### design/flow/config.mk
export PLATFORM = sky130hd
export DESIGN_NAME = apb_wrapper
export DESIGN_NICKNAME = apb_wrapper
export VERILOG_FILES = /design/flow/design.v
export SDC_FILE = /design/flow/constraint.sdc
export NUM_CORES = 4
export LEC_CHECK = 0
export CAP_MARGIN = 20
export CORE_MARGIN = 2
export CORE_UTILIZATION = 70
export CTS_CLUSTER_DIAMETER = 391
export PLACE_DENSITY = 0.95
export SETUP_SLACK_MARGIN = 0.82
export SLEW_MARGIN = 20
### design/flow/constraint.sdc
create_clock -name core_clock -period 2.75 [get_ports {pclk}]
set_input_delay 0.5500 -clock core_clock [delete_from_list [all_inputs] [get_ports {pclk}]]
set_output_delay 0.5500 -clock core_clock [all_outputs]
set_load 0.01 [all_outputs]
### design/flow/design.v
`timescale 1ns / 1ps
module apb_master#(parameter addr_width =5 , data_width = 16) (
    input bit pclk,                   
    input bit preset_n,               
    input logic pready,               
    input logic transfer,             
    input logic [data_width - 1 : 0] prdata,  
    input logic [addr_width - 1 : 0] apb_paddr,  
    input logic [data_width - 1 : 0] apb_pwdata,  
    input logic apb_control,          
    output logic [addr_width - 1 : 0] paddr,  
    output logic pselx,               
    output bit penable,               
    output logic pwrite,              
    output logic [data_width - 1 : 0] pwdata,  
    output logic [data_width / 8 - 1 : 0] pstrb,  
    output logic [data_width - 1 : 0] apb_prdata  
);
localparam logic [2:0] idle   = 3'b001;  
localparam logic [2:0] setup  = 3'b010;  
localparam logic [2:0] access = 3'b100;  
logic [2:0] present_state, next_state;   
logic [data_width - 1 : 0] temp_apb_prdata;
always_ff @(posedge pclk, negedge preset_n) begin
    if (!preset_n)
        present_state <= idle;       
    else
        present_state <= next_state;  
end
always_comb begin
    case (present_state)
        idle: begin
            if (transfer) begin
                next_state = setup;
            end else begin
                next_state = idle;
            end
        end
        setup: begin
            if (transfer) begin 
                next_state = access;
            end else begin
                next_state = idle;
            end
        end
        access: begin
            if (pready == 'b1) begin
                next_state = idle;
            end else begin
                next_state = access;  
            end
        end
        default: next_state = idle;   
    endcase
end
always_comb begin
    case (present_state)
        idle: begin
            pselx   = 'b0;   
            penable = 'b0;   
        end
        setup: begin
            pselx   = 'b1;   
            penable = 'b0;   
        end
        access: begin
            pselx   = 'b1;   
            penable = 'b1;   
        end
        default: begin
            pselx   = 'b0;
            penable = 'b0;
        end
    endcase
end           
always_comb begin
    if ((present_state == setup) || (present_state == access)) begin
        paddr = apb_paddr;  
        if (apb_control) begin  
            pwdata = apb_pwdata;
        end else begin  
            pwdata = 'b0;
        end
    end else begin  
        paddr = 'b0;
        pwdata = 'b0;
    end
end
always_ff @(posedge pclk, negedge preset_n) begin
    if (!preset_n) begin
        temp_apb_prdata <= '0;
    end else if (pready && !apb_control) begin
        temp_apb_prdata <= prdata;
    end
end
always_comb begin
    if (pwrite && pselx && penable) begin
        pstrb = {data_width / 8 {1'b1}};
    end else begin
        pstrb = 'b0;  
    end
end
assign pwrite = apb_control;
assign apb_prdata=temp_apb_prdata;
endmodule
`timescale 1ns / 1ps
module apb_slave#(
    parameter addr_width = 5,
    parameter data_width = 16
)(
    input  logic pclk,
    input  logic preset_n,
    input  logic pselx,
    input  logic penable,
    input  logic pwrite,
    input  logic [addr_width - 1 : 0] paddr,
    input  logic [data_width - 1 : 0] pwdata,
    output logic [data_width - 1 : 0] apb_spwdata,
    output logic [data_width - 1 : 0] prdata,
    output logic pready
);
    logic [data_width-1:0] mem [0:2**addr_width]; 
    typedef enum logic [1:0] {
        IDLE = 2'b00,
        SETUP = 2'b01,
        ACCESS = 2'b10
    } state_t;
    state_t present_state, next_state;
    always_ff @(posedge pclk or negedge preset_n) begin
        if (!preset_n)
            present_state <= IDLE;
        else
            present_state <= next_state;
    end 
    always_comb begin
        case (present_state)
            IDLE: begin
                if (pselx && !penable)  
                    next_state = SETUP;
                else
                    next_state = IDLE;
            end
            SETUP: begin
                if (pselx && penable)  
                    next_state = ACCESS;
                else
                    next_state = IDLE;
            end
            ACCESS: begin
                if (!pselx)  
                    next_state = IDLE;
                else
                    next_state = SETUP;  
            end
            default: next_state = IDLE;
        endcase
    end
    always_ff @(posedge pclk or negedge preset_n) begin
        if (!preset_n)
            pready <= 1'b0;
        else if (present_state == ACCESS)
            pready <= 1'b1;
        else
            pready <= 1'b0;
    end
    always_ff @(posedge pclk) begin
       if (pready && pwrite) begin
            mem[paddr] <= pwdata;
            apb_spwdata <= pwdata;
        end
    end
    always_ff @(posedge pclk) begin
        if (pready && !pwrite)
            prdata <= mem[paddr];
    end
endmodule
`timescale 1ns / 1ps
module apb_wrapper#(parameter addr_width = 5, data_width = 16)(
    input bit pclk,                   
    input bit preset_n,               
    input logic transfer,  
    input logic [addr_width - 1 : 0] apb_paddr,  
    input logic [data_width - 1 : 0] apb_pwdata,  
    input logic apb_control ,         
    output logic [data_width - 1 : 0] apb_spwdata,   
    output logic [data_width - 1 : 0] apb_prdata  
    );
    logic [addr_width-1:0] paddr;
    logic pselx;
    bit penable;
    logic pwrite;
    logic [data_width-1:0] pwdata;
    logic [data_width/8-1:0] pstrb; 
    logic                    pready;
    logic [data_width -1:0]  prdata;
    apb_master #(.addr_width(addr_width), .data_width(data_width)) DUT (
        .pclk(pclk),
        .preset_n(preset_n),
        .pready(pready),
        .transfer(transfer),
        .prdata(prdata),
        .apb_paddr(apb_paddr),
        .apb_pwdata(apb_pwdata),
        .apb_control(apb_control),
        .paddr(paddr),
        .pselx(pselx),
        .penable(penable),
        .pwrite(pwrite),
        .pwdata(pwdata),
        .pstrb(pstrb),
        .apb_prdata(apb_prdata)
    );
     apb_slave #(
        .addr_width(addr_width),
        .data_width(data_width)
    ) dut (
        .pclk       (pclk),
        .preset_n   (preset_n),
        .pselx      (pselx),
        .penable    (penable),
        .pwrite     (pwrite),
        .paddr      (paddr),
        .pwdata     (pwdata),
        .apb_spwdata(apb_spwdata),
        .prdata     (prdata),
        .pready     (pready)
    );
endmodule
### design/flow/run.sh
#!/bin/bash
# the make line also repeats each setting of config.mk as NAME=value (left out here)
make -C /OpenROAD-flow-scripts/flow DESIGN_CONFIG=/design/flow/config.mk WORK_HOME=/design/flow/orfs CLKGATE_MAP_FILE= finish
==> CHANGELOG.md, run 1 <==
### Physical design

- Status: did not finish
- Stopped at: global routing (5_1_grt)
- Die W: 179 um
- Post-Synth AOI/OAI Area: 9.67%
- Syn Inst Count: roughly 1,200
- Post-synth regs: between 500 and 600
- Cell type with the largest total area: edfxtp_1
- Yosys synthesis chip area: roughly 0.021 mm2
- Core Region: 0.0303 mm2
- Top_reg_cell synth: edfxtp_1
- Logic family by area: AND-OR/OR-AND gates
- Clock sink count: between 500 and 600
- Die H: 179 um
- Syn nets: 1,246
- Distinct lib cells used: around 64
- FP Core Util: 70.6%
- CTS Hold Bufs: 0
- Simple-Gate Fraction of Synth Area: 4.87%
- IO Port Bufs: 56
- Synth Area in XOR/XNOR: 0%
- CTS H-tree lvls: 2
- Synth top cells by count: edfxtp_1, a22oi_1, nand2_1
- Top area cell types: edfxtp_1, a22oi_1, mux2_2, dfrtp_1, mux2i_1
- Synth mux share: 4.77%
- Syn avg cell area: 17.5 um2
- Full die area: 0.0320 mm2
- TritonCTS buffer count: 52
- I/O Pins: 57
- Row count: 64
- Synth Cell Area: 0.0214 mm2
- Top-count cell post-synth: edfxtp_1
- Area leader share: 76.3%
- Ys Warns: 2
- Detail Placement HPWL: 42,300 um
- Ys cells: between 1,000 and 1,500
- Clk buf depth: 3
- Clk root buf: clkbuf_16
- Synth Area in Adders: 0%
- Seq/Total Area, Yosys: 79.0%
- RD Place Congestion: 1.04
- Post-synth EDFFs: 544
- Asr flop ratio synth: 4.06%
==> through the flow <==
step / setup WS [ps] / std cells / setup TNS (ps) / total power [mW] / cell area [um2]
CTS: 258 / 1908 / 0 / 18.1 / 27100
detailed placement: -348 / 1772 / -47700 / 10.5 / 24400
global placement: -192 / 1772 / -5980 / 10.4 / 24400
floorplan: 595 / 1221 / 0 / 10.1 / 22000
==> what timing repair did <==
| action | CTS |
|---|---|
| gates resized | 78 |
| setup buffers | 35 |
| setup endpoints to repair | 1085 |
| pin swaps | 28 |
| gates cloned | 6 |
==> inputs of run 2 (changes only) <==
Settings changed: ABC_AREA set to 1, CORE_UTILIZATION 70 to 72, CTS_CLUSTER_DIAMETER 391 to unset, CTS_CLUSTER_SIZE set to 100, PLACE_DENSITY 0.95 to unset, SETUP_SLACK_MARGIN 0.82 to unset.
Clock period 2.75 ns to 4.38 ns, I/O delays scaled along.
==> run 2 against run 1 <==
Now clean on timing, DRC and antenna. Synthesized cell count increased by 76%. Die size increased by 7.2%. Synthesized area increased by 10%.
==> CHANGELOG.md, run 2 <==
## Implementation

- Clk latency late pin: 580 ps
- P_sw: 2.40 mW
- Hold/Removal Path Class: in2async
- Postcts setup bufs: 0 (-100%)
- RSZ-0062 raised after global routing: no
- Hold_ws: 270 ps
- Peak VDD IR: about 360 uV
- Syn Inst Count: 2,154 (+76%)
- R2r setup slk: around 1300 ps
- Post-route non-filler standard cell count: 2,717
- Largest net degree at the start of global routing: 99
- Minimum clock period: ~3000 ps
- Setup-failing EPs final: 0
- Top power group: sequential cells
- IO Port Bufs: 56 (unchanged)
- Cell type with the largest total area: edfxtp_1
- Status: timing/DRC/antenna clean
- Initial antenna violation count: 1
- Int Pwr: approximately 8.5 mW
- RD Place Congestion: 0.871 (-16%)
- Final Net Count: 2,259
- Reg2Reg Depth: 9
- Vias: 16,500
- Post-Route Setup TNS: 0 ps
- CP cell instances: o21ai_4 -> buf_12 -> nand2_1 -> nand3_1 -> o21ai_0 -> nor2_1 -> nand2_1 -> nand3_1 -> nand2_1
- Crit-path max FO: 98
- Slowest CP cell: o21ai_4
- Syn nets: 2,179 (+75%)
- Full die area: 0.0343 mm2 (+7.2%)
- Die W: 185 um (+3.5%)
- Asr flop ratio synth: 4.06% (unchanged)
- Buf+Inv Stages, Crit Path: 1
- Simple-Gate Fraction of Synth Area: 21.9% (+17 points)
- Setup crit end kind: flip-flop
- Routed Antenna Nets: 0
- Rel. slew slack: 30.0%
- Core Region: 0.0325 mm2 (+6.9%)
- Row count: 66 (+3.1%)
- Die H: 185 um (+3.5%)
- Pwr Total: 10.9 mW
- Final core area utilization: a little over 80%
- Critical Path AT: around 3300 ps
- Reg2reg end: dut.prdata[15]
- FP Core Util: 72.9% (+2.3 points)
- RR Startpoint: DUT.present_state[2]
- Yosys synthesis chip area: 0.0237 mm2 (+10%)
- CTS tree: built
- Clk buf depth: 3 (unchanged)
- Clk root buf: clkbuf_16
- Distinct lib cells used: 25 (-61%)
- Synth mux share: 0% (-4.8 points)
- Drt total wl: 62,600 um
- Top area cell types: edfxtp_1, nand2_1, nor2_1, nand3_1, inv_1
- Seq/Total Area, Yosys: 71.5% (-7.5 points)
- CTS H-tree lvls: 2 (unchanged)
- # DRC: 0
- First-pass GRT wire length: about 94,000 um
- Post-synth regs: 567 (unchanged)
- Drt first-iter violations: 2,523
- Logic family by area: simple AND/OR/NAND/NOR gates
- CP delay by family, top: AND-OR/OR-AND gates
- Fin crit share: between 60 and 70%
- Clock group power: 4.24 mW
- Clock Skew: 14.1 ps
- Area leader share: 69.1% (-7.2 points)
- Crit start category: flip-flop
- CTS resizes: 0 (-100%)
- Worst Tran Pin Value: 1050 ps
- Post-synth EDFFs: 544 (unchanged)
- Crit path required time: 4690 ps
- Synth Area in Adders: 0% (unchanged)
- Crit path launch: DUT.present_state[2]
- Syn-to-layout area delta: 12.4%
- Vias per cell: around 6.1
- Clock Power Share: roughly two fifths
- CP peak stage delay: 770 ps
- Static Leak: 10.4 nW
- Max-cap viol count: 0
- Clock sink count: 567 (unchanged)
- Sequential power: 5.94 mW
- Placed cells: 2,621 (+48%)
- Sequential power share: 54.6%
- Count of tool warnings: 28
- Post-Synth AOI/OAI Area: 0.947% (-8.7 points)
- Sw Ratio: 22.1%
- Syn avg cell area: 11.0 um2 (-37%)
- Vias in the first global route: ~16,000
- Comb pwr share: 6.4%
- Setup CP Type: reg2reg
- Ys Warns: 2 (unchanged)
- Final number of hold-violating endpoints: 0
- Pre-antenna DRT Iters: 6
- Fin. max-slew vios: 0
- Comb power: 0.691 mW
- Detail Placement HPWL: 36,200 um (-15%)
- Critical path depth in cells: 9
- Synth Area in XOR/XNOR: 0% (unchanged)
- Drt wl/cell: 23.1 um
- Top_reg_cell synth: edfxtp_1
- P per Cell Area: 409 mW/mm2
- Ys cells: 2,154 (+76%)
- Gr usage total: 37.8%
- Synth Cell Area: 0.0237 mm2 (+10%)
- I/O Pins: 57 (unchanged)
- Top-count cell post-synth: nand2_1
- TritonCTS buffer count: 53 (+1.9%)
- Synth top cells by count: nand2_1, edfxtp_1, nor2_1
- F_max: ~330 MHz
- Critical path destination: dut.prdata[15]
- CP dominant cell by count: nand2_1
- Grt ovf: 0
- CTS Hold Bufs: 0 (unchanged)
- Clock slew at reported path FFs: 60 ps
[run 2: stage by stage]
step | instance area (um2) | setup WS [ps]
after floorplan | 23700 | 1400
after global placement | 25000 | 1050
after detailed placement | 25000 | 1040
after CTS | 26600 | 1450
after global routing | 26600 | 1280
final | 26600 | 1350
[run 2: per-layer routing]
layer	vias up	wire, um	global-route usage (%)	share of wire (%)
li1	7395	-	-	-
met2	1177	28800	57.7	46
met4	2	2830	17.0	4.5
met1	7792	22500	51.1	36
met3	181	8500	11.1	14
met5	-	13	0	0.021
[run 2: area by class of cell]
cell class              instances  area [um2]
fillers                      1849        5870
clock inverters                23         159
repair buffers                141        1260
diodes                          1        2.50
flip-flops and latches        567       16900
clock buffers                  72        1410
multi-input cells            1257        5490
inverters                     214         803
well taps                     442         553
==> inputs of run 3 (changes only) <==
Settings changed: ABC_AREA 1 to unset, CTS_CLUSTER_DIAMETER set to 221, CTS_CLUSTER_SIZE 100 to unset.
Clock period 4.38 ns to 3.62 ns, I/O delays scaled along.
==> run 3 against run 2 <==
Worst hold slack worse by 140 ps. Combinational power down 19%. Critical path depth down 2. Die size down 9.3%. Final cell count down 34%. Synthesized area down 9.5%. Register-to-register slack worse by 570 ps. Clock power up 31%. Clock skew up 9.5 ps. Power up 22%. Sequential share of layout area up 4.5 points. Critical endpoint is now dut.prdata[6]. Largest power group unchanged. Highest routed layer is now met4.
==> CHANGELOG.md, run 3 <==
## Implementation

- Final core area utilization: 84.2% (+2.3 points)
- First-pass GRT wire length: 83,300 um (-11%)
- Reg2Reg Depth: 7 (-2)
- Seq/Total Area, Yosys: 79.0% (+7.5 points)
- Syn-to-layout area delta: 16.0%
- Post-Synth AOI/OAI Area: 9.67% (+8.7 points)
- Simple-Gate Fraction of Synth Area: 4.87% (-17 points)
- Clk latency late pin: 580 ps (about the same)
- Postcts setup bufs: 0 (unchanged)
- Pwr Total: 13.3 mW (+22%)
- Comb power: 0.557 mW (-19%)
- Ys Warns: 2 (unchanged)
- Top power group: sequential cells
- Largest net degree at the start of global routing: 57 (-42%)
- Ys cells: 1,221 (-43%)
- Asr flop ratio synth: 4.06% (unchanged)
- # DRC: 0 (unchanged)
- Count of tool warnings: 28 (unchanged)
- Full die area: 0.0311 mm2 (-9.3%)
- Setup crit end kind: flip-flop
- Post-synth regs: 567 (unchanged)
- Clock Power Share: 41.8% (+2.8 points)
- Reg2reg end: dut.prdata[6]
- Post-synth EDFFs: 544 (unchanged)
- RSZ-0062 raised after global routing: no
- Comb pwr share: 4.2% (-2.2 points)
- Routed Antenna Nets: 0 (unchanged)
- Vias in the first global route: 12,500 (-22%)
- Crit-path max FO: 16 (-84%)
- Gr usage total: 37.8% (about the same)
- Detail Placement HPWL: 35,500 um (-1.8%)
- Top area cell types: edfxtp_1, a22oi_1, mux2_2, dfrtp_1, mux2i_1
- Int Pwr: 10.6 mW (+25%)
- Drt wl/cell: 32.0 um (+39%)
- Diodes inserted: 0 (-1)
- CTS H-tree lvls: 2 (unchanged)
- Drt total wl: 57,800 um (-7.7%)
- Drt first-iter violations: 2,538 (+0.59%)
- Crit path required time: 3940 ps (-750 ps)
- R2r setup slk: 780 ps (-570 ps)
- CP cell instances: clkdlybuf4s50_1 -> o21bai_2 -> nor2_4 -> buf_4 -> a222oi_1 -> a31oi_1 -> or4_1
- CTS tree: built
- Top_reg_cell synth: edfxtp_1
- Synth Area in XOR/XNOR: 0% (unchanged)
- Buf+Inv Stages, Crit Path: 2 (+1)
- Critical Path AT: 3330 ps (about the same)
- Syn Inst Count: 1,221 (-43%)
- Peak VDD IR: 573 uV (+61%)
- Final number of hold-violating endpoints: 0 (unchanged)
- Row count: 63 (-4.5%)
- Top-count cell post-synth: edfxtp_1
- P per Cell Area: 535 mW/mm2 (+31%)
- Synth mux share: 4.77% (+4.8 points)
- Sw Ratio: 20.3% (-1.7 points)
- Minimum clock period: 3010 ps
- Synth Area in Adders: 0% (unchanged)
- CP peak stage delay: 720 ps (-50 ps)
- CTS Hold Bufs: 0 (unchanged)
- I/O Pins: 57 (unchanged)
- RD Place Congestion: 0.919 (+5.5%)
- Hold/Removal Path Class: in2async
- Core Region: 0.0295 mm2 (-9.2%)
- IO Port Bufs: 56 (unchanged)
- Syn avg cell area: 17.5 um2 (+60%)
- Distinct lib cells used: 64 (+160%)
- Pre-antenna DRT Iters: 9 (+3)
- Cell type with the largest total area: edfxtp_1
- Post-Route Setup TNS: 0 ps (unchanged)
- Worst Tran Pin Value: 1200 ps (+148 ps)
- Synth Cell Area: 0.0214 mm2 (-9.5%)
- Status: timing/DRC/antenna clean
- Vias per cell: 7.23 (+19%)
- Final Net Count: 1,398 (-38%)
- Clk root buf: clkbuf_16
- Syn nets: 1,246 (-43%)
- Logic family by area: AND-OR/OR-AND gates
- Initial antenna violation count: 0 (-1)
- Vias: 13,000 (-21%)
- F_max: 332 MHz
- Clock slew at reported path FFs: 60 ps (about the same)
- Crit start category: input pin
- Clock Skew: 23.6 ps (+9.52 ps)
- RR Startpoint: DUT.present_state[2]
- Die W: 176 um (-4.7%)
- FP Core Util: 72.6% (-0.24 points)
- Critical path destination: dut.prdata[6]
- Setup CP Type: in2reg
- Area leader share: 76.3% (+7.2 points)
- TritonCTS buffer count: 52 (-1.9%)
- CP delay by family, top: buffers and inverters
- Max-cap viol count: 0 (unchanged)
- Setup-failing EPs final: 0 (unchanged)
- Yosys synthesis chip area: 0.0214 mm2 (-9.5%)
- P_sw: 2.70 mW (+13%)
- # fillers: 1,374 (-26%)
- Grt ovf: 0 (unchanged)
- Critical path depth in cells: 7 (-2)
- Static Leak: 8.96 nW (-14%)
- Clock sink count: 567 (unchanged)
- Sequential power share: 54.0% (-0.6 points)
- Synth top cells by count: edfxtp_1, a22oi_1, nand2_1
- Clock group power: 5.55 mW (+31%)
- Die H: 176 um (-4.7%)
- Rel. slew slack: 20.1% (-10 points)
- Crit path launch: apb_paddr[1]
- Sequential power: 7.18 mW (+21%)
- Fin crit share: 83.1% (+14 points)
- Fin. max-slew vios: 0 (unchanged)
- CTS resizes: 0 (unchanged)
- Slowest CP cell: clkdlybuf4s50_1
- Clk buf depth: 3 (unchanged)
## run 3: through the flow
stage          setup WS (ps)  hold WS [ps]  instances  instance area [um2]
6_report                 611           130       1805                24800
5_1_grt                  533           169       1805                24800
4_1_cts                  676           411       1805                24800
3_5_place_dp             208           398       1709                23100
3_3_place_gp             237           380       1709                23100
2_1_floorplan            740           375       1221                21400
## run 3: final cells by class
class / instances / area [um2] / share of cell area [%]
flip-flops and latches: 567 / 16900 / 68.1
multi-input cells: 577 / 4190 / 16.9
repair buffers: 172 / 1510 / 6.07
clock buffers: 61 / 1360 / 5.46
well taps: 390 / 488 / 1.96
clock inverters: 35 / 367 / 1.48
inverters: 3 / 11.3 / 0.0453
## run 3: metal layers
metal,GRT usage (%),wire length (um),vias to the layer above
met2,57.9,26800,1169
met5,0,0,-
li1,-,-,5297
met1,54.2,20300,6410
met4,11.9,2110,0
met3,10.6,8600,168
==> inputs of run 4 (changes only) <==
Settings changed: ABC_AREA set to 1, CORE_UTILIZATION 72 to 70, CTS_CLUSTER_DIAMETER 221 to 163, PLACE_DENSITY_LB_ADDON set to 0.19, SETUP_SLACK_MARGIN set to -0.1.
Clock period 3.62 ns to 2.28 ns, I/O delays scaled along.
==> run 4 against run 3 <==
Non-clock buffer count up 80. The layout now fails its checks (negative setup slack). Setup slack worse by 690 ps. Sequential share of layout area down 8.6 points. Power up 64%. Final cell count up 57%. Worst hold slack better by 86 ps. Routed wire length up 23%. Final area up 15%. Largest power group unchanged. Synthesized area up 10%. Count of clock-buffer cells in the layout up 4. Highest routed layer is now met5. Critical path type is now reg2reg.
==> CHANGELOG.md, run 4 <==
## Implementation

- Clock sink count: 567 (unchanged)
- Core Region: 0.0334 mm2 (+13%)
- Area of placed instances: 0.0265 mm2 (+15%)
- Clock Power Share: 40.2% (-1.6 points)
- Final number of hold-violating endpoints: 0 (unchanged)
- Multi-input logic area: 0.00553 mm2 (+32%)
- Grt ovf: 0 (unchanged)
- Syn avg cell area: 11.0 um2 (-37%)
- CP dominant cell by count: nor2_1
- Sequential power: 11.4 mW (+59%)
- Sequential power share: 52.2% (-1.8 points)
- CP peak stage delay: 470 ps (-250 ps)
- Cell type with the largest total area: edfxtp_1
- Critical path depth in cells: 12 (+5)
- Die H: 188 um (+6.4%)
- Comb pwr share: 7.6% (+3.4 points)
- Rel. slew slack: 65.9% (+46 points)
- Seq/Total Area, Yosys: 71.5% (-7.5 points)
- Full die area: 0.0353 mm2 (+13%)
- Logic family by area: simple AND/OR/NAND/NOR gates
- Static Leak: 11.2 nW (+25%)
- Synth Area in Adders: 0% (unchanged)
- Hold/Removal Path Class: in2async
- Final setup margin: -83.9 ps (-695 ps)
- Cell area after layout: 0.0285 mm2 (+15%)
- Flop area: 0.0169 mm2 (about the same)
- Initial antenna violation count: 3 (+3)
- P_sw: 4.94 mW (+83%)
- Reg2Reg Depth: 12 (+5)
- Top power group: sequential cells
- Vias per cell: 6.47 (-10%)
- RSZ-0062 raised after global routing: yes
- Simple-Gate Fraction of Synth Area: 21.9% (+17 points)
- Crit path launch: DUT.present_state[2]
- Post-Synth AOI/OAI Area: 0.947% (-8.7 points)
- Clock slew at reported path FFs: 70 ps (about the same)
- Largest net degree at the start of global routing: 64 (+12%)
- TritonCTS buffer count: 54 (+3.8%)
- SO Viols: negative setup slack
- Setup CP Type: reg2reg
- Final core area utilization: 85.3% (+1.0 points)
- Worst Tran Pin Value: 512 ps (-685 ps)
- Comb power: 1.65 mW (+200%)
- IO Port Bufs: 56 (unchanged)
- Reg2reg end: dut.prdata[14]
- CP cell instances: buf_4 -> o21ai_4 -> buf_12 -> buf_12 -> buf_4 -> nand2_1 -> nand3_1 -> nand2_1 -> nor2_1 -> nor2_1 -> nor2_1 -> nand3_2
- Drt wl/cell: 25.1 um (-22%)
- Buf+Inv Stages, Crit Path: 4 (+2)
- # DRC: 0 (unchanged)
- Critical path destination: dut.prdata[14]
- Vias in the first global route: 18,400 (+47%)
- Clk buf depth: 3 (unchanged)
- F_max: 423 MHz
- CP delay by family, top: simple AND/OR/NAND/NOR gates
- Top area cell types: edfxtp_1, nand2_1, nor2_1, nand3_1, inv_1
- Sw Ratio: 22.6% (+2.3 points)
- Synth top cells by count: nand2_1, edfxtp_1, nor2_1
- Final Net Count: 2,371 (+70%)
- Post-synth regs: 567 (unchanged)
- Ys Warns: 2 (unchanged)
- Top-count cell post-synth: nand2_1
- Peak VDD IR: 674 uV (+18%)
- Row count: 67 (+6.3%)
- Clk latency late pin: 590 ps (about the same)
- CTS Hold Bufs: 0 (unchanged)
- Top_reg_cell synth: edfxtp_1
- CTS tree: built
- Routed Antenna Nets: 0 (unchanged)
- Crit path required time: 2590 ps (-1350 ps)
- Clock Skew: 16.7 ps (-6.94 ps)
- Setup-failing EPs final: 78 (+78)
- Syn Inst Count: 2,154 (+76%)
- Clk root buf: clkbuf_16
- Yosys synthesis chip area: 0.0237 mm2 (+10%)
- # fillers: 1,505 (+9.5%)
- Distinct lib cells used: 25 (-61%)
- RD Place Congestion: 0.914 (-0.59%)
- Detail Placement HPWL: 40,900 um (+15%)
- Ys cells: 2,154 (+76%)
- RR Startpoint: DUT.present_state[2]
- Hold_ws: 216 ps (+86.0 ps)
- Clock group power: 8.78 mW (+58%)
- Drt first-iter violations: 3,101 (+22%)
- P per Cell Area: 768 mW/mm2 (+43%)
- Synth Cell Area: 0.0237 mm2 (+10%)
- First-pass GRT wire length: 106,000 um (+27%)
- Slowest CP cell: dfrtp_2
- Setup crit end kind: flip-flop
- Vias: 18,400 (+41%)
- Post-synth EDFFs: 544 (unchanged)
- Syn nets: 2,179 (+75%)
- Pre-antenna DRT Iters: 6 (-3)
- Syn-to-layout area delta: 20.3%
- CTS H-tree lvls: 2 (unchanged)
- Critical Path AT: 2680 ps (-650 ps)
- Count of tool warnings: 29 (+3.6%)
- Crit start category: flip-flop
- Die W: 188 um (+6.4%)
- Gr usage total: 40.8% (+2.9 points)
- Synth Area in XOR/XNOR: 0% (unchanged)
- Int Pwr: 16.9 mW (+60%)
- Drt total wl: 71,100 um (+23%)
- Minimum clock period: 2360 ps
- Fin crit share: 104% (+21 points)
- Asr flop ratio synth: 4.06% (unchanged)
- R2r setup slk: -80 ps (-860 ps)
- FP Core Util: 70.9% (-1.8 points)
- Area leader share: 69.1% (-7.2 points)
- Max-cap viol count: 0 (unchanged)
- Synth mux share: 0% (-4.8 points)
- Status: finished with violations
- Fin. max-slew vios: 0 (unchanged)
- Crit-path max FO: 12 (-4)
- I/O Pins: 57 (unchanged)
## run 4: area by class of cell
class | instances | area share, %
diodes | 1 | 0.00880
clock inverters | 31 | 0.844
inverters | 214 | 2.82
clock buffers | 65 | 5.12
flip-flops and latches | 567 | 59.5
well taps | 448 | 1.97
repair buffers | 252 | 10.3
multi-input cells | 1257 | 19.4
## run 4: routing by layer
metal	track usage, %	part of all wire, %	vias to the layer above	wire length (um)
met5	0	0.021	-	15
met3	12.0	16	362	11200
li1	-	-	7638	-
met4	23.6	6.1	2	4350
met2	63.8	46	1772	32900
met1	51.3	32	8576	22600
## run 4: timing repair
| item | 4_1_cts | 5_1_grt |
|---|---|---|
| endpoints found under the setup margin | 139 | 303 |
| pin swaps | 2 | 8 |
| resized | 5 | 28 |
| hold endpoints to repair | 0 | 0 |
| gates cloned | 3 | 0 |
| buffers inserted | 11 | 2 |
## run 4: per-stage QoR
| stage | setup slack [ps] | std cells | setup TNS (ps) | power (mW) |
|---|---|---|---|---|
| 2_1_floorplan | -279 | 2154 | -137860 | 12.4 |
| 3_3_place_gp | -351 | 2724 | -90540 | 13.1 |
| 3_5_place_dp | -417 | 2724 | -130850 | 13.1 |
| 4_1_cts | -110 | 2833 | -8360 | 21.7 |
| 5_1_grt | -161 | 2834 | -7390 | 22.2 |
| 6_report | -83.9 | 2835 | -1490 | 21.8 |
==> inputs of run 5 (changes only) <==
Settings changed: CTS_CLUSTER_DIAMETER 163 to unset, PLACE_DENSITY_LB_ADDON 0.19 to unset, SETUP_SLACK_MARGIN -0.1 to 0.6.
Clock period 2.28 ns to 2.45 ns, I/O delays scaled along.
==> run 5 against run 4 <==
Still fails the layout checks on negative setup slack. Sequential cell count is the same. Final area is 10% higher. Critical path depth up 2. Critical path type unchanged. Critical endpoint is now dut.prdata[4].
==> CHANGELOG.md, run 5 <==
## Implementation

- Multi-input logic area: 0.00637 mm2 (+15%)
- Top power group: sequential cells
- # fillers: 878 (-42%)
- Drt total wl: 106,000 um (+49%)
- Comb power: 2.24 mW (+36%)
- Minimum clock period: 2800 ps (+439 ps)
- Clock group power: 8.68 mW (-1%)
- Vias per cell: 7.56 (+17%)
- Max-cap viol count: 0 (unchanged)
- I/O Pins: 57 (unchanged)
- FP Core Util: 70.9% (unchanged)
- Post-synth regs: 567 (unchanged)
- Die W: 188 um (unchanged)
- Routed Antenna Nets: 0 (unchanged)
- Detail Placement HPWL: 40,700 um (-0.69%)
- IO Port Bufs: 56 (unchanged)
- Synth top cells by count: nand2_1, edfxtp_1, nor2_1
- Fin. max-slew vios: 0 (unchanged)
- Gr usage total: 50.3% (+9.6 points)
- Ys Warns: 2 (unchanged)
- Int Pwr: 16.1 mW (-4.8%)
- Crit path launch: DUT.present_state[1]
- Sw Ratio: 25.3% (+2.7 points)
- Fin crit share: 114% (+11 points)
- Top_reg_cell synth: edfxtp_1
- Distinct lib cells used: 25 (unchanged)
- Clk root buf: clkbuf_16
- Pwr Total: 21.5 mW (-1.4%)
- Post-Synth AOI/OAI Area: 0.947% (unchanged)
- Clock sink count: 567 (unchanged)
- P per Cell Area: 687 mW/mm2 (-11%)
- # DRC: 0 (unchanged)
- Clk latency late pin: 640 ps (+50 ps)
- Synth Cell Area: 0.0237 mm2 (unchanged)
- Flop area: 0.0169 mm2 (unchanged)
- Yosys synthesis chip area: 0.0237 mm2 (unchanged)
- Sequential power: 10.6 mW (-7%)
- Full die area: 0.0353 mm2 (unchanged)
- Peak VDD IR: 844 uV (+25%)
- Sequential power share: 49.3% (-2.9 points)
- Setup CP Type: reg2reg
- Post-synth EDFFs: 544 (unchanged)
- CP dominant cell by count: nand2_1
- Synth mux share: 0% (unchanged)
- Worst Tran Pin Value: 747 ps (+235 ps)
- First-pass GRT wire length: 128,000 um (+20%)
- Initial antenna violation count: 6 (+3)
- Critical path depth in cells: 14 (+2)
- Clock Skew: 22.1 ps (+5.45 ps)
- Syn avg cell area: 11.0 um2 (unchanged)
- Syn nets: 2,179 (unchanged)
- Rel. slew slack: 50.2% (-16 points)
- Reg2reg end: dut.prdata[4]
- Buf+Inv Stages, Crit Path: 5 (+1)
- Synth Area in XOR/XNOR: 0% (unchanged)
- Count of tool warnings: 32 (+10%)
- Top-count cell post-synth: nand2_1
- Logic family by area: simple AND/OR/NAND/NOR gates
- CP delay by family, top: simple AND/OR/NAND/NOR gates
- Cell type with the largest total area: edfxtp_1
- Seq/Total Area, Yosys: 71.5% (unchanged)
- Slowest CP cell: dfrtp_2
- CTS tree: built
- Comb pwr share: 10.4% (+2.8 points)
- TritonCTS buffer count: 54 (unchanged)
- Synth Area in Adders: 0% (unchanged)
- P_sw: 5.44 mW (+10%)
- Top area cell types: edfxtp_1, nand2_1, nor2_1, nand3_1, inv_1
- F_max: 357 MHz (-16%)
- Area leader share: 69.1% (unchanged)
- R2r setup slk: -350 ps (-270 ps)
- RR Startpoint: DUT.present_state[1]
- Vias in the first global route: 20,000 (+8.8%)
- Simple-Gate Fraction of Synth Area: 21.9% (unchanged)
- Die H: 188 um (unchanged)
- RSZ-0062 raised after global routing: yes
- Clk buf depth: 3 (unchanged)
- Grt ovf: 0 (unchanged)
- Setup-failing EPs final: 8 (-90%)
- Setup crit end kind: flip-flop
- Row count: 67 (unchanged)
- RD Place Congestion: 0.914 (unchanged)
- Final number of hold-violating endpoints: 0 (unchanged)
- Drt first-iter violations: 5,521 (+78%)
- SO Viols: negative setup slack
- Critical path destination: dut.prdata[4]
- CP peak stage delay: 460 ps (about the same)
- Final setup margin: -353 ps (-269 ps)
- Clock slew at reported path FFs: 70 ps (about the same)
- Static Leak: 12.4 nW (+10%)
- Pre-antenna DRT Iters: 14 (+8)
- Crit path required time: 2820 ps (+230 ps)
- Critical Path AT: 3180 ps (+500 ps)
- Hold_ws: 230 ps (+14.5 ps)
- Status: finished with violations
- Clock Power Share: 40.3% (about the same)
- Post-Route Setup TNS: -793 ps (+695 ps)
- CP cell instances: nor2_8 -> buf_12 -> buf_12 -> nor2_4 -> buf_12 -> buf_4 -> nand4_1 -> nand2_1 -> nor2_2 -> nand2_1 -> nand2_2 -> nand2_1 -> inv_1 -> nand2_1
- Ys cells: 2,154 (unchanged)
- Largest net degree at the start of global routing: 66 (+3.1%)
- Final Net Count: 2,459 (+3.7%)
- Hold/Removal Path Class: in2async
- Syn Inst Count: 2,154 (unchanged)
- Crit-path max FO: 11 (-1)
- Syn-to-layout area delta: 32.5%
- Drt wl/cell: 36.1 um (+44%)
- Core Region: 0.0334 mm2 (unchanged)
- Crit start category: flip-flop
- CTS H-tree lvls: 2 (unchanged)
- Asr flop ratio synth: 4.06% (unchanged)
- Vias: 22,100 (+20%)
- Reg2Reg Depth: 14 (+2)
## run 5: cell type report
class,instances,area share [%]
clock inverter,29,0.830
clock buffer,67,4.67
inverter,214,2.65
sequential,567,54.0
multi-input combinational,1257,20.3
antenna,3,0.0239
tap,448,1.79
timing repair buffer,340,15.8
## run 5: timing repair
action,CTS,global route
hold buffers,0,0
gates resized,219,94
endpoints found under the setup margin,560,528
gates cloned,40,5
pin swaps,69,60
setup buffers,64,28
## run 5: routing by layer
metal | track usage [%] | up-vias | share of wire (%) | wire length (um)
li1 | - | 7839 | - | -
met1 | 62.4 | 9840 | 27 | 28400
met2 | 74.4 | 3179 | 40 | 41800
met3 | 19.6 | 1234 | 21 | 22400
met4 | 32.9 | 8 | 12 | 12800
met5 | 0 | - | 0.11 | 118
## run 5: through the flow
| step | std cells | worst slack, ps | util, % | cell area (um2) |
|---|---|---|---|---|
| global route | 2923 | -452 | 93.9 | 31300 |
| finish | 2925 | -353 | 94.0 | 31300 |
| floorplan | 2154 | 444 | - | 24100 |
| global placement | 2689 | -229 | 79.7 | 26600 |
| CTS | 2889 | 303 | 91.9 | 30700 |
| detailed placement | 2689 | -237 | 79.7 | 26600 |
==> inputs of run 6 (changes only) <==
Settings changed: CTS_CLUSTER_DIAMETER set to 163, CTS_CLUSTER_SIZE set to 15, PLACE_DENSITY_LB_ADDON set to 0.11, SETUP_SLACK_MARGIN 0.6 to 0.53.
Clock period 2.45 ns to 2.15 ns, I/O delays scaled along.
==> run 6 against run 5 <==
Still fails the layout checks on negative setup slack. Count of clock-buffer cells in the layout is 5 lower. Synthesized area stayed put. Sequential cell count did not move. Power grew 0.89%. Largest cell class unchanged. Critical endpoint is now dut.prdata[2]. Final area is 5.5% lower. Sequential share of layout area is 3.2 points higher.
==> CHANGELOG.md, run 6 <==
## Implementation

- Status: finished with violations
- SO Viols: negative setup slack
- Crit path required time: 2570 ps (-250 ps)
- # fillers: 1,331 (+52%)
- Syn nets: 2,179 (unchanged)
- Top area cell types: edfxtp_1, nand2_1, nor2_1, nand3_1, inv_1
- Final setup margin: -304 ps (+48.1 ps)
- Hold/Removal Path Class: in2async
- Die H: 188 um (unchanged)
- Gr usage total: 42.0% (-8.3 points)
- Vias: 19,400 (-12%)
- Post-route non-filler standard cell count: 2,855 (-2.4%)
- Int Pwr: 16.6 mW (+3.2%)
- Syn Inst Count: 2,154 (unchanged)
- P_sw: 5.12 mW (-5.9%)
- Rel. slew slack: 66.9% (+17 points)
- Simple-Gate Fraction of Synth Area: 21.9% (unchanged)
- RR Startpoint: DUT.present_state[1]
- Placed cells: 2,748 (+2.2%)
- CP dominant cell by count: nand2_1
- Minimum clock period: 2450 ps (-348 ps)
- Top power group: sequential cells
- Die W: 188 um (unchanged)
- Clock slew at reported path FFs: 70 ps (about the same)
- CP delay by family, top: simple AND/OR/NAND/NOR gates
- Max-cap viol count: 0 (unchanged)
- CTS H-tree lvls: 2 (unchanged)
- Full die area: 0.0353 mm2 (unchanged)
- Synth top cells by count: nand2_1, edfxtp_1, nor2_1
- P per Cell Area: 733 mW/mm2 (+6.8%)
- Seq/Total Area, Yosys: 71.5% (unchanged)
- CP peak stage delay: 480 ps (+20 ps)
- Clk root buf: clkbuf_16
- Synth Area in XOR/XNOR: 0% (unchanged)
- Final core area utilization: 88.8% (-5.2 points)
- Ys cells: 2,154 (unchanged)
- Logic family by area: simple AND/OR/NAND/NOR gates
- Fin crit share: 114% (-0.23 points)
- Count of tool warnings: 29 (-9.4%)
- Synth Cell Area: 0.0237 mm2 (unchanged)
- Clk latency late pin: 580 ps (-60 ps)
- Yosys synthesis chip area: 0.0237 mm2 (unchanged)
- Crit-path max FO: 10 (-1)
- Slowest CP cell: dfrtp_2
- Setup-failing EPs final: 336 (+328)
- Setup CP Type: reg2reg
- Post-Synth AOI/OAI Area: 0.947% (unchanged)
- Comb power: 2.12 mW (-5%)
- Sequential power share: 55.6% (+6.3 points)
- Cell type with the largest total area: edfxtp_1
- Worst Tran Pin Value: 495 ps (-251 ps)
- Comb pwr share: 9.8% (-0.6 points)
- Distinct lib cells used: 25 (unchanged)
- Crit start category: flip-flop
- Core Region: 0.0334 mm2 (unchanged)
- Top_reg_cell synth: edfxtp_1
- Vias per cell: 6.79 (-10%)
- First-pass GRT wire length: 109,000 um (-15%)
- Post-synth regs: 567 (unchanged)
- Final number of hold-violating endpoints: 0 (unchanged)
- Critical path destination: dut.prdata[2]
- F_max: 407 MHz (+14%)
- Fin. max-slew vios: 0 (unchanged)
- Syn-to-layout area delta: 25.2%
- Initial antenna violation count: 0 (-6)
- TritonCTS buffer count: 43 (-20%)
- Detail Placement HPWL: 43,200 um (+6.1%)
- FP Core Util: 70.9% (unchanged)
- Clock Power Share: 34.6% (-5.7 points)
- Drt total wl: 80,800 um (-23%)
- Clock group power: 7.51 mW (-13%)
- Reg2Reg Depth: 14 (unchanged)
- CP cell instances: nor2_8 -> buf_6 -> buf_6 -> nor3_4 -> buf_6 -> clkbuf_16 -> nand2_1 -> nand2_1 -> nand2_1 -> nand2_1 -> inv_1 -> nand2_1 -> nand3_4 -> nand2_1
- Crit path launch: DUT.present_state[1]
- Peak VDD IR: 844 uV (about the same)
- Reg2reg end: dut.prdata[2]
- Clock Skew: 31.4 ps (+9.31 ps)
- I/O Pins: 57 (unchanged)
- Buf+Inv Stages, Crit Path: 5 (unchanged)
- Drt first-iter violations: 3,746 (-32%)
- Largest net degree at the start of global routing: 52 (-21%)
- Static Leak: 11.5 nW (-7.1%)
- Pre-antenna DRT Iters: 9 (-5)
- Asr flop ratio synth: 4.06% (unchanged)
- Ys Warns: 2 (unchanged)
- Sequential power: 12.1 mW (+10%)
- Routed Antenna Nets: 0 (unchanged)
- Pwr Total: 21.7 mW (+0.89%)
- Row count: 67 (unchanged)
- Vias in the first global route: 18,200 (-9.0%)
- CTS tree: built
- Synth Area in Adders: 0% (unchanged)
- RSZ-0062 raised after global routing: yes
- IO Port Bufs: 56 (unchanged)
- Syn avg cell area: 11.0 um2 (unchanged)
- Area leader share: 69.1% (unchanged)
- Top-count cell post-synth: nand2_1
- Clk buf depth: 3 (unchanged)
- Critical Path AT: 2880 ps (-300 ps)
- Setup crit end kind: flip-flop
- R2r setup slk: -300 ps (+50 ps)
- Synth mux share: 0% (unchanged)
- Grt ovf: 0 (unchanged)
- Sw Ratio: 23.6% (-1.7 points)
- Clock sink count: 567 (unchanged)
- # DRC: 0 (unchanged)
- RD Place Congestion: 0.969 (+6.1%)
- Critical path depth in cells: 14 (unchanged)
- CTS Hold Bufs: 0 (unchanged)
- Final Net Count: 2,412 (-1.9%)
- Post-synth EDFFs: 544 (unchanged)
- Drt wl/cell: 28.3 um (-22%)
==> run 6: timing repair <==
action | 4_1_cts | 5_1_grt
gates resized | 96 | 122
gates cloned | 4 | 5
buffers inserted | 23 | 10
pin swaps | 54 | 74
setup endpoints to repair | 560 | 903
==> run 6: routing by layer <==
layer / vias to the layer above / routed length (um) / GRT usage, % / share of wire [%]
li1: 7711 / - / - / -
met4: 0 / 6190 / 21.5 / 7.7
met1: 8966 / 24700 / 54.8 / 31
met3: 574 / 14000 / 12.8 / 17
met5: - / 0 / 0 / 0
met2: 2135 / 35900 / 64.8 / 44
==> run 6: cell type report <==
type	instances	area, um2	share of cell area, %
Clock inverter	1	5.00	0.0169
Antenna cell	2	5.00	0.0169
Sequential cell	567	16900	57.1
Clock buffer	62	1190	4.02
Tap cell	448	561	1.89
Multi-Input combinational cell	1257	6340	21.4
Timing Repair Buffer	304	3780	12.8
Inverter	214	825	2.78
==> run 6: metrics by stage <==
step                      hold WS [ps]  TNS, ps  cell area [um2]  setup WS [ps]
final                              236   -35560            29600           -304
after global routing               269   -31610            29600           -309
after CTS                          249     -999            29000           -135
after detailed placement           392  -165700            27100           -620
after global placement             390  -136770            27100           -562
after floorplan                    134        0            24100            256
==> inputs of run 7 (changes only) <==
Settings changed: CTS_CLUSTER_DIAMETER 163 to unset, CTS_CLUSTER_SIZE 15 to unset, PLACE_DENSITY_LB_ADDON 0.11 to unset, SETUP_SLACK_MARGIN 0.53 to -0.21.
==> run 7 against run 6 <==
The layout still fails its checks (negative setup slack). Worst hold slack worse by 60 ps. Routed wire length is 11% lower. Largest power group unchanged. Setup slack better by 77 ps. First-iteration DRC count is 22% lower. Count of clock-buffer cells in the layout is 14 higher. Critical endpoint is now dut.prdata[1].
==> CHANGELOG.md, run 7 <==
## Implementation

- Clock Skew: 17.7 ps (-13.7 ps)
- Clk root buf: clkbuf_16
- Syn-to-layout area delta: 20.5%
- CTS H-tree lvls: 2 (unchanged)
- Setup crit end kind: flip-flop
- Top power group: sequential cells
- Uppermost routed layer: met5
- Syn nets: 2,179 (unchanged)
- Vias in the first global route: 17,300 (-4.7%)
- P per Cell Area: 806 mW/mm2 (+9.9%)
- Peak VDD IR: 913 uV (+8.2%)
- Synth Area in XOR/XNOR: 0% (unchanged)
- Clock Power Share: 39.5% (+4.9 points)
- Reg2reg end: dut.prdata[1]
- Logic family by area: simple AND/OR/NAND/NOR gates
- CP delay by family, top: simple AND/OR/NAND/NOR gates
- Row count: 67 (unchanged)
- Post-Route Setup TNS: -23,620 ps (+11,930 ps)
- Clk latency late pin: 610 ps (+30 ps)
- Die W: 188 um (unchanged)
- # fillers: 1,718 (+29%)
- Initial antenna violation count: 1 (+1)
- # DRC: 0 (unchanged)
- Synth Cell Area: 0.0237 mm2 (unchanged)
- R2r setup slk: -230 ps (+80 ps)
- Ys cells: 2,154 (unchanged)
- Distinct lib cells used: 25 (unchanged)
- Drt wl/cell: 25.0 um (-12%)
- CTS tree: built
- RR Startpoint: DUT.present_state[2]
- Comb power: 1.81 mW (-15%)
- Post-Synth AOI/OAI Area: 0.947% (unchanged)
- Seq/Total Area, Yosys: 71.5% (unchanged)
- Die H: 188 um (unchanged)
- Crit-path max FO: 25 (+15)
- Critical Path AT: 2730 ps (-150 ps)
- CP peak stage delay: 450 ps (-30 ps)
- Setup CP Type: reg2reg
- Reg2Reg Depth: 12 (-2)
- Clock slew at reported path FFs: 60 ps (about the same)
- Clock group power: 9.08 mW (+21%)
- Drt first-iter violations: 2,936 (-22%)
- Critical path destination: dut.prdata[1]
- Slowest CP cell: dfrtp_2
- Comb pwr share: 7.9% (-1.9 points)
- Core Region: 0.0334 mm2 (unchanged)
- Sequential power share: 52.6% (-3.0 points)
- Wire length on met2: 32,900 um (-8.4%)
- First-pass GRT wire length: 106,000 um (-3.0%)
- Top_reg_cell synth: edfxtp_1
- Detail Placement HPWL: 44,200 um (+2.4%)
- Clk buf depth: 3 (unchanged)
- Yosys synthesis chip area: 0.0237 mm2 (unchanged)
- Fin crit share: 111% (-3.6 points)
- I/O Pins: 57 (unchanged)
- Full die area: 0.0353 mm2 (unchanged)
- Top area cell types: edfxtp_1, nand2_1, nor2_1, nand3_1, inv_1
- SO Viols: negative setup slack
- Sequential power: 12.1 mW (about the same)
- Pwr Total: 23.0 mW (+5.8%)
- Asr flop ratio synth: 4.06% (unchanged)
- Setup-failing EPs final: 274 (-18%)
- F_max: 421 MHz (+3.2%)
- Top-count cell post-synth: nand2_1
- Minimum clock period: 2380 ps (-77.1 ps)
- Sw Ratio: 22.7% (-0.84 points)
- Post-synth regs: 567 (unchanged)
- Buf+Inv Stages, Crit Path: 4 (-1)
- Syn Inst Count: 2,154 (unchanged)
- RD Place Congestion: 0.961 (-0.82%)
- Vias: 18,000 (-7.2%)
- Pre-antenna DRT Iters: 6 (-3)
- DRT met1 WL: 25,000 um (+0.97%)
- Grt ovf: 0 (unchanged)
- Simple-Gate Fraction of Synth Area: 21.9% (unchanged)
- Worst Tran Pin Value: 782 ps (+287 ps)
- Synth mux share: 0% (unchanged)
- Syn avg cell area: 11.0 um2 (unchanged)
- Rel. slew slack: 47.8% (-19 points)
- Place WS: -628 ps (-7.48 ps)
- Area of placed instances: 0.0266 mm2 (-2.0%)
- Crit path required time: 2500 ps (-70 ps)
- Fin. max-slew vios: 0 (unchanged)
- Gr usage total: 41.1% (-0.93 points)
- Area leader share: 69.1% (unchanged)
- Drt total wl: 72,000 um (-11%)
- TritonCTS buffer count: 54 (+26%)
- Post-synth EDFFs: 544 (unchanged)
- Hold_ws: 175 ps (-60.2 ps)
- Int Pwr: 17.8 mW (+7.0%)
- Vias per cell: 6.26 (-7.9%)
- P_sw: 5.22 mW (+2.1%)
- FP Core Util: 70.9% (unchanged)
- Max-cap viol count: 0 (unchanged)
- Routed Antenna Nets: 0 (unchanged)
- Cell type with the largest total area: edfxtp_1
- Crit path launch: DUT.present_state[2]
- Cell area after layout: 0.0285 mm2 (-3.8%)
- Final Net Count: 2,410 (-0.083%)
- Multi-input logic area: 0.00554 mm2 (-13%)
- Synth top cells by count: nand2_1, edfxtp_1, nor2_1
- CP cell instances: buf_12 -> nor2_8 -> buf_4 -> nor3_4 -> buf_12 -> buf_12 -> nand3_1 -> nand2_1 -> nor2_2 -> nand2_1 -> nand3_1 -> nand2_1
- IO Port Bufs: 56 (unchanged)
- Final number of hold-violating endpoints: 0 (unchanged)
- RSZ-0062 raised after global routing: yes
- Status: finished with violations
- Synth Area in Adders: 0% (unchanged)
- Flop area: 0.0169 mm2 (unchanged)
- Clock sink count: 567 (unchanged)
- Critical path depth in cells: 12 (-2)
- Static Leak: 11.3 nW (-1.3%)
- Ys Warns: 2 (unchanged)
- Hold/Removal Path Class: in2async
- Crit start category: flip-flop
- Diodes inserted: 0 (-2)
- Count of tool warnings: 30 (+3.4%)
- Final setup margin: -227 ps (+77.1 ps)
- Met3 wire length: 10,800 um (-23%)
- Largest net degree at the start of global routing: 45 (-13%)
-- run 7: repair_timing --
action | 4_1_cts | 5_1_grt
cloned | 2 | 3
setup endpoints to repair | 121 | 266
resized | 9 | 21
pin swaps | 2 | 2
hold buffers | 0 | 0
setup buffers | 2 | 13
-- run 7: layout make-up --
cell class	instances	share of cell area (%)
clock buffer	76	5.25
inverter	214	2.82
tap	448	1.97
clock inverter	23	0.540
sequential	567	59.3
multi-input combinational	1258	19.4
timing repair buffer	290	10.6
-- run 7: metrics by stage --
step	std cells	util, %
after CTS	2863	85.0
after floorplan	2154	-
after global routing	2876	85.4
after detailed placement	2760	79.7
final	2876	85.4
after global placement	2760	79.7
-- run 7: per-layer routing --
metal / track usage (%) / up-vias
met3: 9.02 / 236
met1: 58.7 / 8462
li1: - / 7704
met2: 62.8 / 1591
met4: 16.5 / 2
met5: 0 / -
==> inputs of run 8 (changes only) <==
Settings changed: ABC_AREA 1 to unset, CORE_UTILIZATION 70 to 56, CTS_CLUSTER_SIZE set to 53, MIN_ROUTING_LAYER set to met2, SETUP_SLACK_MARGIN -0.21 to unset, SLEW_MARGIN 20 to 10.
Clock period 2.15 ns to 3.91 ns, I/O delays scaled along.
==> run 8 against run 7 <==
Now clean on timing, DRC and antenna. Sequential share of layout area grew 8.2 points. Final cell count shrank 33%. Die size grew 13%. Clock power shrank 42%. Synthesized cell count shrank 43%. Synthesized area shrank 9.5%. Setup slack gained 740 ps. Clock skew grew 15 ps. Via count shrank 9.6%. Register-to-register slack gained 800 ps. Critical endpoint is now dut.prdata[15].
==> CHANGELOG.md, run 8 <==
## Implementation

- Clock Power Share: 42.0% (+2.5 points)
- Critical path depth in cells: 8 (-4)
- Comb power: 0.569 mW (-69%)
- Drt total wl: 62,300 um (-13%)
- CTS tree: built
- Clk buf depth: 3 (unchanged)
- Die W: 200 um (+6.2%)
- Vias in the first global route: 18,000 (+4.2%)
- Post-Synth AOI/OAI Area: 9.67% (+8.7 points)
- Gr usage total: 47.2% (+6.1 points)
- Clock slew at reported path FFs: 70 ps (about the same)
- Full die area: 0.0398 mm2 (+13%)
- I/O Pins: 57 (unchanged)
- Setup-failing EPs final: 0 (-100%)
- Critical path destination: dut.prdata[15]
- Routed Antenna Nets: 0 (unchanged)
- First-pass GRT wire length: 88,600 um (-16%)
- CP dominant cell by count: buf_4
- Clock group power: 5.23 mW (-42%)
- Hold/Removal Path Class: in2async
- Setup CP Type: in2reg
- Largest net degree at the start of global routing: 37 (-18%)
- Top power group: sequential cells
- Final Net Count: 1,399 (-42%)
- Minimum clock period: 3400 ps
- Comb pwr share: 4.6% (-3.3 points)
- CP delay by family, top: AND-OR/OR-AND gates
- CP cell instances: clkdlybuf4s50_1 -> buf_4 -> o21ai_4 -> nor2_2 -> buf_4 -> a222oi_1 -> o22ai_1 -> a211o_1
- Final number of hold-violating endpoints: 0 (unchanged)
- Simple-Gate Fraction of Synth Area: 4.87% (-17 points)
- Row count: 71 (+6.0%)
- Synth Cell Area: 0.0214 mm2 (-9.5%)
- Drt wl/cell: 32.2 um (+29%)
- Post-synth regs: 567 (unchanged)
- CTS H-tree lvls: 2 (unchanged)
- Reg2reg end: dut.prdata[15]
- Fin. max-slew vios: 0 (unchanged)
- Drt first-iter violations: 4,046 (+38%)
- Sw Ratio: 21.9% (-0.86 points)
- F_max: slightly below 300 MHz
- Logic family by area: AND-OR/OR-AND gates
- Asr flop ratio synth: 4.06% (unchanged)
- Pwr Total: 12.4 mW (-46%)
- IO Port Bufs: 56 (unchanged)
- Status: timing/DRC/antenna clean
- Fin crit share: 86.9% (-24 points)
- Vias per cell: 8.40 (+34%)
- Clock sink count: 567 (unchanged)
- Area of placed instances: 0.0233 mm2 (-12%)
- Core Region: 0.0377 mm2 (+13%)
- Clk latency late pin: 640 ps (+30 ps)
- Top_reg_cell synth: edfxtp_1
- Sequential power: 6.65 mW (-45%)
- Syn nets: 1,246 (-43%)
- # DRC: 0 (unchanged)
- Post-synth EDFFs: 544 (unchanged)
- Post-Route Setup TNS: 0 ps (+23,620 ps)
- Max-cap viol count: 0 (unchanged)
- Synth top cells by count: edfxtp_1, a22oi_1, nand2_1
- Top-count cell post-synth: edfxtp_1
- CTS resizes: 0 (-9)
- Synth Area in XOR/XNOR: 0% (unchanged)
- Cell type with the largest total area: edfxtp_1
- Crit path required time: 4300 ps (+1800 ps)
- Count of tool warnings: 29 (-3.3%)
- Syn avg cell area: 17.5 um2 (+60%)
- Die H: 200 um (+6.2%)
- Initial antenna violation count: 1 (unchanged)
- Seq/Total Area, Yosys: 79.0% (+7.5 points)
- Vias: 16,300 (-9.6%)
- Synth mux share: 4.77% (+4.8 points)
- P per Cell Area: 497 mW/mm2 (-38%)
- RD Place Congestion: 0.959 (-0.20%)
- Distinct lib cells used: 64 (+160%)
- Int Pwr: 9.73 mW (-45%)
- R2r setup slk: 570 ps (+800 ps)
- Synth Area in Adders: 0% (unchanged)
- P_sw: 2.72 mW (-48%)
- Peak VDD IR: 370 uV (-60%)
- Cell area after layout: 0.0250 mm2 (-12%)
- Static Leak: 8.94 nW (-21%)
- Yosys synthesis chip area: 0.0214 mm2 (-9.5%)
- RR Startpoint: DUT.present_state[2]
- Buf+Inv Stages, Crit Path: 3 (-1)
- Reg2Reg Depth: 7 (-5)
- Critical Path AT: 3790 ps (+1060 ps)
- CTS Hold Bufs: 0 (unchanged)
- CP peak stage delay: 930 ps (+480 ps)
- Postcts setup bufs: 0 (-2)
- Final setup margin: 511 ps (+738 ps)
- Place WS: 352 ps (+979 ps)
- Crit-path max FO: 11 (-56%)
- TritonCTS buffer count: 55 (+1.9%)
- Syn Inst Count: 1,221 (-43%)
- Area leader share: 76.3% (+7.2 points)
- Detail Placement HPWL: 37,900 um (-14%)
- Ys Warns: 2 (unchanged)
- Syn-to-layout area delta: 16.9%
- Pre-antenna DRT Iters: 14 (+8)
- Sequential power share: 53.4% (+0.8 points)
- Rel. slew slack: 18.5% (-29 points)
- Clock Skew: 32.3 ps (+14.6 ps)
- Grt ovf: 0 (unchanged)
- Slowest CP cell: a222oi_1
- Crit path launch: apb_paddr[1]
- Crit start category: input pin
- RSZ-0062 raised after global routing: no
- Clk root buf: clkbuf_16
- Setup crit end kind: flip-flop
- FP Core Util: 56.9% (-14 points)
- Ys cells: 1,221 (-43%)
- Top area cell types: edfxtp_1, a22oi_1, mux2_2, dfrtp_1, mux2i_1
- Worst Tran Pin Value: 1220 ps (+437 ps)
## run 8: cell type report
type | instances | area (um2)
diodes | 9 | 22.5
well taps | 511 | 639
flip-flops and latches | 567 | 16900
multi-input cells | 577 | 4210
fillers | 2667 | 12600
inverters | 3 | 11.3
clock inverters | 25 | 234
clock buffers | 75 | 1480
repair buffers | 170 | 1520
## run 8: per-stage QoR
stage / instances / utilization, % / hold WS (ps)
floorplan: 1221 / - / 375
global placement: 1827 / 61.8 / 392
detailed placement: 1828 / 61.9 / 400
CTS: 1928 / 66.4 / 414
global route: 1933 / 66.4 / 183
finish: 1937 / 66.5 / 128
## run 8: layer usage
metal | track usage (%) | wire length [um] | vias to the layer above
met5 | 28.2 | 1190 | -
met4 | 11.6 | 6060 | 39
met3 | 62.0 | 26400 | 636
met2 | 54.4 | 28700 | 4996
met1 | - | 0 | 5322
li1 | - | - | 5279
==> inputs of run 9 (changes only) <==
Settings changed: CORE_UTILIZATION 56 to 72, CTS_CLUSTER_SIZE 53 to unset, MIN_ROUTING_LAYER met2 to unset, SETUP_SLACK_MARGIN set to 1.24, SLEW_MARGIN 10 to 20.
Clock period 3.91 ns to 4.15 ns, I/O delays scaled along.
==> run 9 against run 8 <==
Still clean on timing, DRC and antenna. Via count is 20% lower. Count of clock-buffer cells in the layout is 2 lower. Register-to-register slack better by 610 ps. Critical endpoint is now dut.prdata[9]. Largest power group unchanged. Highest routed layer is now met4.
==> CHANGELOG.md, run 9 <==
## Implementation

- Peak VDD IR: 459 uV (+24%)
- Logic family by area: AND-OR/OR-AND gates
- P per Cell Area: 463 mW/mm2 (-6.9%)
- Crit start category: input pin
- Setup-failing EPs final: 0 (unchanged)
- Yosys synthesis chip area: 0.0214 mm2 (unchanged)
- Grt ovf: 0 (unchanged)
- Max-cap viol count: 0 (unchanged)
- Hold/Removal Path Class: in2async
- Final Net Count: 1,386 (-0.93%)
- Largest net degree at the start of global routing: 58 (+57%)
- Syn nets: 1,246 (unchanged)
- Static Leak: 8.86 nW (-0.87%)
- Die H: 176 um (-12%)
- Drt first-iter violations: 2,496 (-38%)
- Vias in the first global route: 12,800 (-29%)
- Cell area after layout: 0.0247 mm2 (-1.2%)
- Buf+Inv Stages, Crit Path: 3 (unchanged)
- Fin crit share: 72.1% (-15 points)
- Gr usage total: 38.5% (-8.6 points)
- Die W: 176 um (-12%)
- Setup crit end kind: flip-flop
- Final core area utilization: 83.9% (+17 points)
- Clk latency late pin: 580 ps (-60 ps)
- Sequential power: 6.27 mW (-5.7%)
- Simple-Gate Fraction of Synth Area: 4.87% (unchanged)
- Top area cell types: edfxtp_1, a22oi_1, mux2_2, dfrtp_1, mux2i_1
- Int Pwr: 9.11 mW (-6.3%)
- Clk root buf: clkbuf_16
- Top power group: sequential cells
- Area leader share: 76.3% (unchanged)
- Reg2reg end: dut.prdata[9]
- RR Startpoint: DUT.present_state[2]
- Top-count cell post-synth: edfxtp_1
- Sequential power share: 54.7% (+1.3 points)
- Setup CP Type: in2reg
- Core Region: 0.0295 mm2 (-22%)
- Synth top cells by count: edfxtp_1, a22oi_1, nand2_1
- CP delay by family, top: buffers and inverters
- GR Util met2: 56.5% (+2.1 points)
- Minimum clock period: 2990 ps
- Ys cells: 1,221 (unchanged)
- Post-route non-filler standard cell count: 1,795 (-7.3%)
- Synth Area in XOR/XNOR: 0% (unchanged)
- Top_reg_cell synth: edfxtp_1
- Synth Area in Adders: 0% (unchanged)
- Met3 usage: 11.0% (-51 points)
- Clock slew at reported path FFs: 60 ps (about the same)
- Seq/Total Area, Yosys: 79.0% (unchanged)
- Reg2Reg Depth: 7 (unchanged)
- Sw Ratio: 20.4% (-1.4 points)
- GRT busiest layer: met2
- Final number of hold-violating endpoints: 0 (unchanged)
- Cell type with the largest total area: edfxtp_1
- Pre-antenna DRT Iters: 9 (-5)
- Detail Placement HPWL: 35,500 um (-6.4%)
- Syn avg cell area: 17.5 um2 (unchanged)
- Post-Synth AOI/OAI Area: 9.67% (unchanged)
- Crit-path max FO: 26 (+15)
- Status: timing/DRC/antenna clean
- Drt wl/cell: 32.4 um (+0.70%)
- Comb power: 0.480 mW (-16%)
- Clock Skew: 16.6 ps (-15.7 ps)
- Asr flop ratio synth: 4.06% (unchanged)
- Synth Cell Area: 0.0214 mm2 (unchanged)
- RSZ-0062 raised after global routing: yes
- Rel. slew slack: 24.8% (+6.2 points)
- FP Core Util: 72.6% (+16 points)
- Clock sink count: 567 (unchanged)
- Synth mux share: 4.77% (unchanged)
- Critical Path AT: 3290 ps (-500 ps)
- Crit path launch: apb_paddr[0]
- I/O Pins: 57 (unchanged)
- Clk buf depth: 3 (unchanged)
- Crit path required time: 4450 ps (+150 ps)
- First-pass GRT wire length: 84,800 um (-4.3%)
- Post-synth regs: 567 (unchanged)
- Vias per cell: 7.24 (-14%)
- CTS tree: built
- Count of tool warnings: 30 (+3.4%)
- TritonCTS buffer count: 54 (-1.8%)
- P_sw: 2.34 mW (-14%)
- CP peak stage delay: 570 ps (-360 ps)
- Syn-to-layout area delta: 15.5%
- CTS H-tree lvls: 2 (unchanged)
- Syn Inst Count: 1,221 (unchanged)
- CP cell instances: buf_4 -> buf_4 -> buf_4 -> nor3_2 -> a22oi_1 -> nand4_1 -> a2111o_1
- Vias: 13,000 (-20%)
- Row count: 63 (-11%)
- Clock Power Share: 41.1% (-0.9 points)
- Post-Route Setup TNS: 0 ps (unchanged)
- Postcts setup bufs: 0 (unchanged)
- Fin. max-slew vios: 0 (unchanged)
- R2r setup slk: 1180 ps (+610 ps)
- Comb pwr share: 4.2% (-0.4 points)
- RD Place Congestion: 0.935 (-2.5%)
- M1 GR Usage: 56.0% (+56 points)
- Critical path destination: dut.prdata[9]
- Worst Tran Pin Value: 1130 ps (-92.3 ps)
- Area of placed instances: 0.0230 mm2 (-1.2%)
- Initial antenna violation count: 0 (-1)
- Distinct lib cells used: 64 (unchanged)
- IO Port Bufs: 56 (unchanged)
- Ys Warns: 2 (unchanged)
- Clock group power: 4.70 mW (-10%)
- # DRC: 0 (unchanged)
- Critical path depth in cells: 7 (-1)
- F_max: between 300 and 400 MHz
- CP dominant cell by count: buf_4
- Routed Antenna Nets: 0 (unchanged)
- Full die area: 0.0311 mm2 (-22%)
- Post-synth EDFFs: 544 (unchanged)
- Slowest CP cell: a2111o_1
- Placed cells: 1,694 (-7.3%)
- Drt total wl: 58,100 um (-6.7%)
-- run 9: metal layers --
layer / vias up / share of wire, %
li1: 5269 / -
met1: 6337 / 36
met2: 1206 / 45
met3: 185 / 15
met4: 0 / 4.3
met5: - / 0
-- run 9: timing repair --
| action | in CTS | in global routing |
|---|---|---|
| pin swaps | 1 | 1 |
| cloned | 1 | 0 |
| endpoints found under the setup margin | 16 | 40 |
| hold buffers | 0 | 0 |
| resized | 4 | 5 |
| endpoints found under the hold margin | 0 | 0 |
-- run 9: area by class of cell --
type | instances | area, um2
clock inverters | 26 | 190
repair buffers | 157 | 1380
fillers | 1389 | 4750
inverters | 3 | 11.3
flip-flops and latches | 567 | 16900
well taps | 390 | 488
clock buffers | 73 | 1500
diodes | 1 | 2.50
multi-input cells | 578 | 4250
-- run 9: through the flow --
stage	total power, mW	hold slack (ps)	setup slack [ps]
5_1_grt	11.7	266	1150
3_5_place_dp	6.85	411	375
2_1_floorplan	6.63	375	1160
4_1_cts	11.4	427	1260
6_report	11.5	235	1160
3_3_place_gp	6.83	390	408
Power and IR drop assume default switching activity.
